## job 2882
Design softmax_4, start of the top module:
module softmax_4 (
    input wire clk,
    input wire reset,
    input wire start,
    input wire [15:0] in0, in1, in2, in3,     
    output reg [7:0] out0, out1, out2, out3, 
    output reg done
);
    parameter IDLE = 2'd0, EXP = 2'd1, DIVIDE = 2'd2, DONE = 2'd3;
    reg [1:0] state;
    reg [15:0] exp0, exp1, exp2, exp3;
    wire [17:0] sum_exp;
    reg [7:0] result0, result1, result2, result3;
    always @(posedge clk or posedge reset) begin
        if (reset)
            state <= IDLE;
        else begin
            case (state)
                IDLE:    state <= (start) ? EXP : IDLE;
                EXP:     state <= DIVIDE;
                DIVIDE:  state <= DONE;
                DONE:    state <= IDLE;
                default: state <= IDLE;
            endcase
        end
    end
    wire [31:0] x_sq0, x_sq1, x_sq2, x_sq3;
    assign x_sq0 = in0 * in0;
    assign x_sq1 = in1 * in1;
    assign x_sq2 = in2 * in2;
    assign x_sq3 = in3 * in3;
    assign sum_exp = exp0 + exp1 + exp2 + exp3;
    always @(posedge clk) begin
        if (reset) begin
            exp0 <= 0; exp1 <= 0; exp2 <= 0; exp3 <= 0;
            done <= 0;
        end else begin
            case (state)
                EXP: begin
                    exp0 <= 16'd256 + in0 + (x_sq0 >> 9);
                    exp1 <= 16'd256 + in1 + (x_sq1 >> 9);
                    exp2 <= 16'd256 + in2 + (x_sq2 >> 9);
                    exp3 <= 16'd256 + in3 + (x_sq3 >> 9);
                end
                DIVIDE: begin
                    if (sum_exp != 0) begin
                        result0 <= ({8'd0, exp0} * 24'd255) / sum_exp;
                        result1 <= ({8'd0, exp1} * 24'd255) / sum_exp;
  ...
For scale: ~12000 cells after synthesis, roughly 130 flip-flops, ~100 I/O pins, about 99000 um^2 of cells after synthesis.
export LEC_CHECK = 0
export CAP_MARGIN = 20
export CORE_MARGIN = 2
export CORE_UTILIZATION = 71
export CTS_CLUSTER_DIAMETER = 363
export CTS_CLUSTER_SIZE = 41
export MAX_ROUTING_LAYER = met4
export SLEW_MARGIN = 20
create_clock -name core_clock -period 53.1 [get_ports {clk}]
run.sh (not shown) runs the stock make flow with config.mk's settings and CLKGATE_MAP_FILE=.
Every stage of job 2882 finished as expected; the final checks, on the other hand, flagged negative setup slack, which means the layout fails.
Here is what was changed in the inputs of job 1055 compared with job 2882.
Settings: clearing CTS_CLUSTER_SIZE, which used to be 41; swapping 71 for 70 in CORE_UTILIZATION; clearing CTS_CLUSTER_DIAMETER, which used to be 363; clearing MAX_ROUTING_LAYER, which used to be met4; swapping 53.1 for 46.3 in the clock period (ns, I/O delays scaled along).
Notes after the runs:
- For job 1055, the flow was terminated by a tool error in 4_1_cts and produced no final design.
- [diff] post-placement worst setup slack, job 1055 relative to job 2882: regression
- Diff job 2882..job 1055 | post-synthesis average cell area | unchanged
- Re adder-cell share of the synthesized area: no difference whatsoever between job 1055 and job 2882.
- Job 2882 and job 1055 ended up with nearly the same cell area after synthesis.
- The area of the core region of job 1055 is higher than that of job 2882.
- Cell row count ends up lower on job 2882.
- Of job 2882 and job 1055, job 2882 shows the higher fraction of the core area occupied by cells at floorplan, with job 1055 below it.
- Job 1055 vs job 2882 on final weighted congestion in routability-driven placement: job 1055 is the lower one.
The following lists how job 2851 was set up differently from job 1055:
Settings: CORE_UTILIZATION now 66, was 70; the clock period (ns, I/O delays scaled along) now 19.9, was 46.3.
Notes after the runs:
- Job 2851 has total placed cells including tap cells above what job 1055 had.
- FAIL job 2851 @ 5_1_grt: tool exited with error
- As far as cell area after synthesis goes, job 1055 and job 2851 are indistinguishable; the numbers are identical.
- Job 2851 and job 1055 ended up with nearly the same weighted congestion reported at the end of routability-driven placement.
- Summary of job 2851 over job 1055: half-perimeter wire length after detailed placement shows a reduction of about 1.3%; chip area rose by about 6%; placed cell area rose by 1.3%.

run 1:
The RTL this note starts from:
==> flow/design.v <==
module softmax_4 (
    input wire clk,
    input wire reset,
    input wire start,
    input wire [15:0] in0, in1, in2, in3,     
    output reg [7:0] out0, out1, out2, out3, 
    output reg done
);
    parameter IDLE = 2'd0, EXP = 2'd1, DIVIDE = 2'd2, DONE = 2'd3;
    reg [1:0] state;
    reg [15:0] exp0, exp1, exp2, exp3;
    wire [17:0] sum_exp;
    reg [7:0] result0, result1, result2, result3;
    always @(posedge clk or posedge reset) begin
        if (reset)
            state <= IDLE;
        else begin
            case (state)
                IDLE:    state <= (start) ? EXP : IDLE;
                EXP:     state <= DIVIDE;
                DIVIDE:  state <= DONE;
                DONE:    state <= IDLE;
                default: state <= IDLE;
            endcase
        end
    end
    wire [31:0] x_sq0, x_sq1, x_sq2, x_sq3;
    assign x_sq0 = in0 * in0;
    assign x_sq1 = in1 * in1;
    assign x_sq2 = in2 * in2;
    assign x_sq3 = in3 * in3;
    assign sum_exp = exp0 + exp1 + exp2 + exp3;
    always @(posedge clk) begin
        if (reset) begin
            exp0 <= 0; exp1 <= 0; exp2 <= 0; exp3 <= 0;
            done <= 0;
        end else begin
            case (state)
                EXP: begin
                    exp0 <= 16'd256 + in0 + (x_sq0 >> 9);
                    exp1 <= 16'd256 + in1 + (x_sq1 >> 9);
                    exp2 <= 16'd256 + in2 + (x_sq2 >> 9);
                    exp3 <= 16'd256 + in3 + (x_sq3 >> 9);
                end
                DIVIDE: begin
                    if (sum_exp != 0) begin
                        result0 <= ({8'd0, exp0} * 24'd255) / sum_exp;
                        result1 <= ({8'd0, exp1} * 24'd255) / sum_exp;
                        result2 <= ({8'd0, exp2} * 24'd255) / sum_exp;
                        result3 <= ({8'd0, exp3} * 24'd255) / sum_exp;
                    end else begin
                        result0 <= 0;
                        result1 <= 0;
                        result2 <= 0;
                        result3 <= 0;
                    end
                end
                DONE: begin
                    out0 <= result0;
                    out1 <= result1;
                    out2 <= result2;
                    out3 <= result3;
                    done <= 1;
                end
                default: begin
                    done <= 0;
                end
            endcase
        end
    end
endmodule
Settings: LEC_CHECK=0, ABC_AREA=1, CAP_MARGIN=20, CORE_MARGIN=2, CORE_UTILIZATION=72, CTS_CLUSTER_DIAMETER=303, CTS_CLUSTER_SIZE=99, PLACE_DENSITY=0.39, SLEW_MARGIN=20; clock period 55.4 ns.
What ended run 1 was a tool error in 5_1_grt; the run never finished.
Changes in run 2 relative to run 1:
- CTS_CLUSTER_DIAMETER no longer set, was 303
- CORE_UTILIZATION now 40, was 72
- CTS_CLUSTER_SIZE no longer set, was 99
- PLACE_DENSITY no longer set, was 0.39
- ABC_AREA no longer set, was 1
- the clock period (ns, I/O delays scaled along) now 57.9, was 55.4
==> comparison <==
- Per the final summary, run 2 finished and its layout is clean on timing, DRC and antenna.
- On run 2: yosys stat cell total is 15% lower than what run 1 gave.
- Between run 1 and run 2, the initial core utilization is higher for run 1.
- Run 2 vs run 1 on area share of xor/xnor cells in the synthesized design: run 2 is the lower one.
- Run 2 — area of the chip 110,000 um^2 higher, run 1 as reference
- Changes observed in run 2 relative to run 1: post-synthesis cell area lower; post-place setup slack went up by 1.68 ns; site row count +46.
Relative to run 2, the following input files were edited for run 3:
- CORE_UTILIZATION changed from 40 to 57
- the clock period (ns, I/O delays scaled along) changed from 57.9 to 49.1
Findings:
- The layout from run 3, despite a flow that completed every stage, fails the layout checks, with the failing checks listed as setup timing.
- Comparing run 2 and run 3, non-clock buffer count is lower on run 2.
- Share of the clock period used by the worst path: run 3 higher than run 2
- Cell internal power dissipation went up by more than a quarter going from run 2 to run 3.
- Changes observed in run 3 relative to run 2: buffer-and-inverter tally for the worst setup path shows an increase of 51, setup slack of the critical path after layout shows a reduction of 7.25 ns, die size shows a reduction of about 30%, total number of placement rows shows a reduction of 16%, delay contributed by the slowest stage of the critical path shows a reduction of 0.08 ns.
- STATUS global-route wire length before repair: run 3 loses against run 2
- | critical path depth | higher: run 3 |
For run 4, these inputs were changed with respect to run 3:
- a change of CORE_UTILIZATION from 57 to 58
- a change of the clock period (ns, I/O delays scaled along) from 49.1 to 56.0
Results
- Run 4 | status: complete | timing, DRC, antenna: pass
- Run 3 consumes more power than run 4.
- Combined global-route utilization of all metal layers (lower): run 4
- Detailed-route wire length on metal 1 ended up 4.2% lower on run 4 than on run 3.
- Run 4 vs. run 3: post-synth tally of flip-flops with integrated enable held; number of pins exceeding their max-slew limit in the final report did not really move.
- Summary — filler cell count in the final layout, run 4 relative to run 3: higher, by 2,154.
Power and IR drop assume default switching activity.
